==> run a: inputs <==
==> flow/design.v (excerpt) <==
module alu_top (
    input             clk,
    input      [7:0]  a,
    input      [7:0]  b,
    input      [3:0]  sel,
    output reg [15:0] out
);
make LEC_CHECK=0 CAP_MARGIN=20 CELL_PAD_IN_SITES_GLOBAL_PLACEMENT=1 CORE_ASPECT_RATIO=1.17 CORE_MARGIN=2 CORE_UTILIZATION=40 SLEW_MARGIN=20 TNS_END_PERCENT=5 finish   # period 32.0 ns
run.sh (not shown) runs the stock make flow with config.mk's settings and CLKGATE_MAP_FILE=.
==> run b: changes against run a <==
--- a/flow/config.mk
+++ b/flow/config.mk
@@ -8,7 +8,4 @@
 export CAP_MARGIN = 20
-export CELL_PAD_IN_SITES_GLOBAL_PLACEMENT = 1
-export CORE_ASPECT_RATIO = 1.17
 export CORE_MARGIN = 2
-export CORE_UTILIZATION = 40
+export CORE_UTILIZATION = 65
 export SLEW_MARGIN = 20
-export TNS_END_PERCENT = 5
==> flow/constraint.sdc (replaced) <==
create_clock -name core_clock -period 26.2 [get_ports {clk}]
set_input_delay 5.2400 -clock core_clock [delete_from_list [all_inputs] [get_ports {clk}]]
set_output_delay 5.2400 -clock core_clock [all_outputs]
set_load 0.01 [all_outputs]
==> run c: changes against run a <==
==> flow/config.mk (replaced) <==
export PLATFORM = sky130hd
export DESIGN_NAME = alu_top
export DESIGN_NICKNAME = alu_top
export VERILOG_FILES = /design/flow/design.v
export SDC_FILE = /design/flow/constraint.sdc
export NUM_CORES = 4
export LEC_CHECK = 0
export ABC_AREA = 1
export CAP_MARGIN = 20
export CORE_MARGIN = 2
export CORE_UTILIZATION = 62
export SLEW_MARGIN = 20
==> flow/constraint.sdc (replaced) <==
create_clock -name core_clock -period 24.6 [get_ports {clk}]
set_input_delay 4.9200 -clock core_clock [delete_from_list [all_inputs] [get_ports {clk}]]
set_output_delay 4.9200 -clock core_clock [all_outputs]
set_load 0.01 [all_outputs]
==> run d: changes against run a <==
--- a/flow/config.mk
+++ b/flow/config.mk
@@ -8,4 +8,2 @@
 export CAP_MARGIN = 20
-export CELL_PAD_IN_SITES_GLOBAL_PLACEMENT = 1
-export CORE_ASPECT_RATIO = 1.17
 export CORE_MARGIN = 2
@@ -13,2 +11 @@
 export SLEW_MARGIN = 20
-export TNS_END_PERCENT = 5
==> qor summary <==
Run status: run a finished clean; run c finished clean; run b finished with violations; run d finished clean
Violated checks: run a -; run c -; run b negative setup slack; run d -
Data-path buffer share of cell area in the final layout: run a 6.45%; run c 11.0%; run b 16.8%; run d 5.34%
Data arrival time of the critical path: run a 30.17 ns; run c 23.92 ns; run b 28.35 ns; run d 30.11 ns
Flop share of the area: run a 6.06%; run c 5.53%; run b 5.07%; run d 6.10%
Critical path depth in cells: run a 139; run c 188; run b 146; run d 136
Length in cells of the worst reg-to-reg path: run a 139; run c 188; run b 146; run d 136
Global-route wire length before repair: run a 59400 um; run c 47900 um; run b 61300 um; run d 54600 um
Slowest stage cell, crit path: run a or4_4; run c dfxtp_2; run b or4_1; run d or4_4
Fin Clk Skew: run a 0.00616 ns; run c 0.0154 ns; run b 0.00519 ns; run d 0.0118 ns
Library cells used by synthesis: run a 100; run c 62; run b 100; run d 100
Measured slew at the worst slew-check pin: run a 0.936 ns; run c 0.847 ns; run b 1.28 ns; run d 1.04 ns
Number of buffers and inverters on the critical path: run a 7; run c 24; run b 9; run d 4
And+or+nand+nor area frac: run a 23.2%; run c 32.4%; run b 23.2%; run d 23.2%
Placed cells: run a 1757; run c 1894; run b 1718; run d 1753
Sequential share of the synthesized area: run a 6.84%; run c 6.86%; run b 6.84%; run d 6.84%
Final design utilization: run a 45.7%; run c 79.7%; run b 90.0%; run d 45.4%
Met3 wire len: run a 1170 um; run c 2680 um; run b 5640 um; run d 2370 um
R2r setup slk: run a 1.97 ns; run c 0.86 ns; run b -1.95 ns; run d 2.02 ns

==> job 3490: inputs <==
==> flow/design.v <==
module alu_top (
    input             clk,
    input      [7:0]  a,
    input      [7:0]  b,
    input      [3:0]  sel,
    output reg [15:0] out
);
    reg  [7:0]  a_q, b_q;
    reg  [3:0]  sel_q;
    wire [15:0] alu_out;
    always @(posedge clk) begin
        a_q   <= a;
        b_q   <= b;
        sel_q <= sel;
        out   <= alu_out;
    end
    alu u_alu (.a(a_q), .b(b_q), .sel(sel_q), .out(alu_out));
endmodule

`timescale 1ns / 1ps
module alu(
    input [7:0] a,b,
    input [3:0] sel,
    output reg [15:0] out
    );
    always@(*)
        begin
            case(sel)
                4'b0000 : out=a+b;
                4'b0001 : out=a+1;
                4'b0010 : out=a-b;
                4'b0011 : out=a*b;
                4'b0100 : out=(b==0) ? 16'd0 : a/b;
                4'b0101 : out=(b==0) ? 16'd0 : a%b;
                4'b0110 : out=a&b;
                4'b0111 : out=a|b;
                4'b1000 : out=~(a&b);
                4'b1001 : out=~(a|b);
                4'b1010 : out=a^b;
                default: out=0;
            endcase        
        end    
endmodule
==> flow/run.sh <==
#!/bin/bash
# the make line also repeats each setting of config.mk as NAME=value (left out here)
make -C /OpenROAD-flow-scripts/flow DESIGN_CONFIG=/design/flow/config.mk WORK_HOME=/design/flow/orfs CLKGATE_MAP_FILE= finish
==> flow/config.mk <==
export PLATFORM = sky130hd
export DESIGN_NAME = alu_top
export DESIGN_NICKNAME = alu_top
export VERILOG_FILES = /design/flow/design.v
export SDC_FILE = /design/flow/constraint.sdc
export NUM_CORES = 4
export LEC_CHECK = 0
export ABC_AREA = 1
export CAP_MARGIN = 20
export CELL_PAD_IN_SITES_GLOBAL_PLACEMENT = 2
export CORE_MARGIN = 4
export CORE_UTILIZATION = 40
export CTS_CLUSTER_SIZE = 69
export MAX_ROUTING_LAYER = met4
export PLACE_DENSITY = 0.51
export SLEW_MARGIN = 20
export TNS_END_PERCENT = 25
==> flow/constraint.sdc <==
create_clock -name core_clock -period 52.9 [get_ports {clk}]
set_input_delay 10.5800 -clock core_clock [delete_from_list [all_inputs] [get_ports {clk}]]
set_output_delay 10.5800 -clock core_clock [all_outputs]
set_load 0.01 [all_outputs]
==> inputs of job 1452, as changes to job 3490 <==
CELL_PAD_IN_SITES_GLOBAL_PLACEMENT = not set   (was 2)
CORE_MARGIN = 2   (was 4)
CORE_UTILIZATION = 68   (was 40)
CTS_CLUSTER_DIAMETER = 237   (was not set)
CTS_CLUSTER_SIZE = 92   (was 69)
MAX_ROUTING_LAYER = not set   (was met4)
PLACE_DENSITY = not set   (was 0.51)
TNS_END_PERCENT = not set   (was 25)
==> flow/constraint.sdc (replaced) <==
create_clock -name core_clock -period 24.6 [get_ports {clk}]
set_input_delay 4.9200 -clock core_clock [delete_from_list [all_inputs] [get_ports {clk}]]
set_output_delay 4.9200 -clock core_clock [all_outputs]
set_load 0.01 [all_outputs]
==> inputs of job 8218, as changes to job 3490 <==
CELL_PAD_IN_SITES_GLOBAL_PLACEMENT = not set   (was 2)
CORE_MARGIN = 2   (was 4)
CORE_UTILIZATION = 72   (was 40)
CTS_CLUSTER_DIAMETER = 237   (was not set)
CTS_CLUSTER_SIZE = 100   (was 69)
MAX_ROUTING_LAYER = not set   (was met4)
PLACE_DENSITY = not set   (was 0.51)
TNS_END_PERCENT = not set   (was 25)
==> flow/constraint.sdc (replaced) <==
create_clock -name core_clock -period 26.1 [get_ports {clk}]
set_input_delay 5.2200 -clock core_clock [delete_from_list [all_inputs] [get_ports {clk}]]
set_output_delay 5.2200 -clock core_clock [all_outputs]
set_load 0.01 [all_outputs]
==> flow_metrics.env <==
# source this file to load flow results
export IMPL_final_setup_skew_ns=0.0127
export IMPL_final_cell_count_no_fill=1941
export IMPL_area_inside_the_core_boundary_um2=15100
export IMPL_report_final_setup_viol=16
export IMPL_setup_slack_ns=-0.696
export IMPL_status="finished with violations"
export IMPL_check_faults="negative setup slack"
export IMPL_finalCriticalPeriod_ns=25.30
export IMPL_crit_buf_inv=25
export IMPL_fraction_of_area_in_registers_pct=5.62
export IMPL_final_area_um2=13000
export IMPL_worst_path_max_fanout=15
[end of results for job 1452]
==> flow_metrics.env <==
# source this file to load flow results
export IMPL_cpPeakStageDelay_ns=0.51
export IMPL_final_area_um2=11400
export IMPL_area_inside_the_core_boundary_um2=26000
export IMPL_setup_slack_ns=24.13
export IMPL_fraction_of_area_in_registers_pct=6.33
export IMPL_status="no timing/DRC/antenna violations"
export IMPL_crit_buf_inv=25
export IMPL_finalCriticalPeriod_ns=28.77
export IMPL_report_final_setup_viol=0
export IMPL_worst_path_max_fanout=20
export IMPL_final_setup_skew_ns=0.0170
export IMPL_final_cell_count_no_fill=1974
[end of results for job 3490]
==> flow_metrics.env <==
# source this file to load flow results
export IMPL_status="no timing/DRC/antenna violations"
export IMPL_final_area_um2=12200
export IMPL_final_setup_skew_ns=0.0236
export IMPL_finalCriticalPeriod_ns=24.97
export IMPL_fraction_of_area_in_registers_pct=5.92
export IMPL_area_inside_the_core_boundary_um2=14400
export IMPL_report_final_setup_viol=0
export IMPL_crit_buf_inv=24
export IMPL_setup_slack_ns=1.13
[end of results for job 8218]

==> 05-22 <==
RTL: the design.v shown in full above, as it stands there.
clock: 27.0 ns
lec_check: 0
cap_margin: 15
cell_pad_in_sites_global_placement: 0
core_aspect_ratio: 1.04
core_margin: 2
core_utilization: 67
cts_cluster_size: 89
place_density_lb_addon: 0.1
slew_margin: 40
tns_end_percent: 60
==> inputs of 03-25, as changes to 05-22 <==
==> flow/config.mk (replaced) <==
export PLATFORM = sky130hd
export DESIGN_NAME = alu_top
export DESIGN_NICKNAME = alu_top
export VERILOG_FILES = /design/flow/design.v
export SDC_FILE = /design/flow/constraint.sdc
export NUM_CORES = 4
export LEC_CHECK = 0
export CAP_MARGIN = 20
export CORE_MARGIN = 2
export CORE_UTILIZATION = 40
export SLEW_MARGIN = 20
==> flow/constraint.sdc (replaced) <==
create_clock -name core_clock -period 30.6 [get_ports {clk}]
set_input_delay 6.1200 -clock core_clock [delete_from_list [all_inputs] [get_ports {clk}]]
set_output_delay 6.1200 -clock core_clock [all_outputs]
set_load 0.01 [all_outputs]
==> notes <==
- 05-22 completed, yet does not pass: setup timing. 03-25 finished clean.
- Of 05-22 and 03-25, 05-22 has the higher clock skew (gap 1.0 ps).
- Of 03-25 and 05-22, 05-22 has the higher hold slack (gap 31 ps).
==> figures <==
quantity	05-22	03-25
Fill count	761	2625
Signal arrival time at the worst endpoint	29190 ps	29110 ps
Ratio of layout area to synthesized area	1.2824x	1.1370x
Clk cell area share	1.065%	1.285%
Number of antenna violations at the first check in global routing	0	1
Setup violations, final	16	0
Status	failed layout checks	finished clean
Violated checks	setup timing	-
Crit path capture	out[6]	out[2]
Fraction of the core area covered by cells at the end of the flow	88.22%	46.09%
Floorplan die area	16740 sq um	27650 sq um
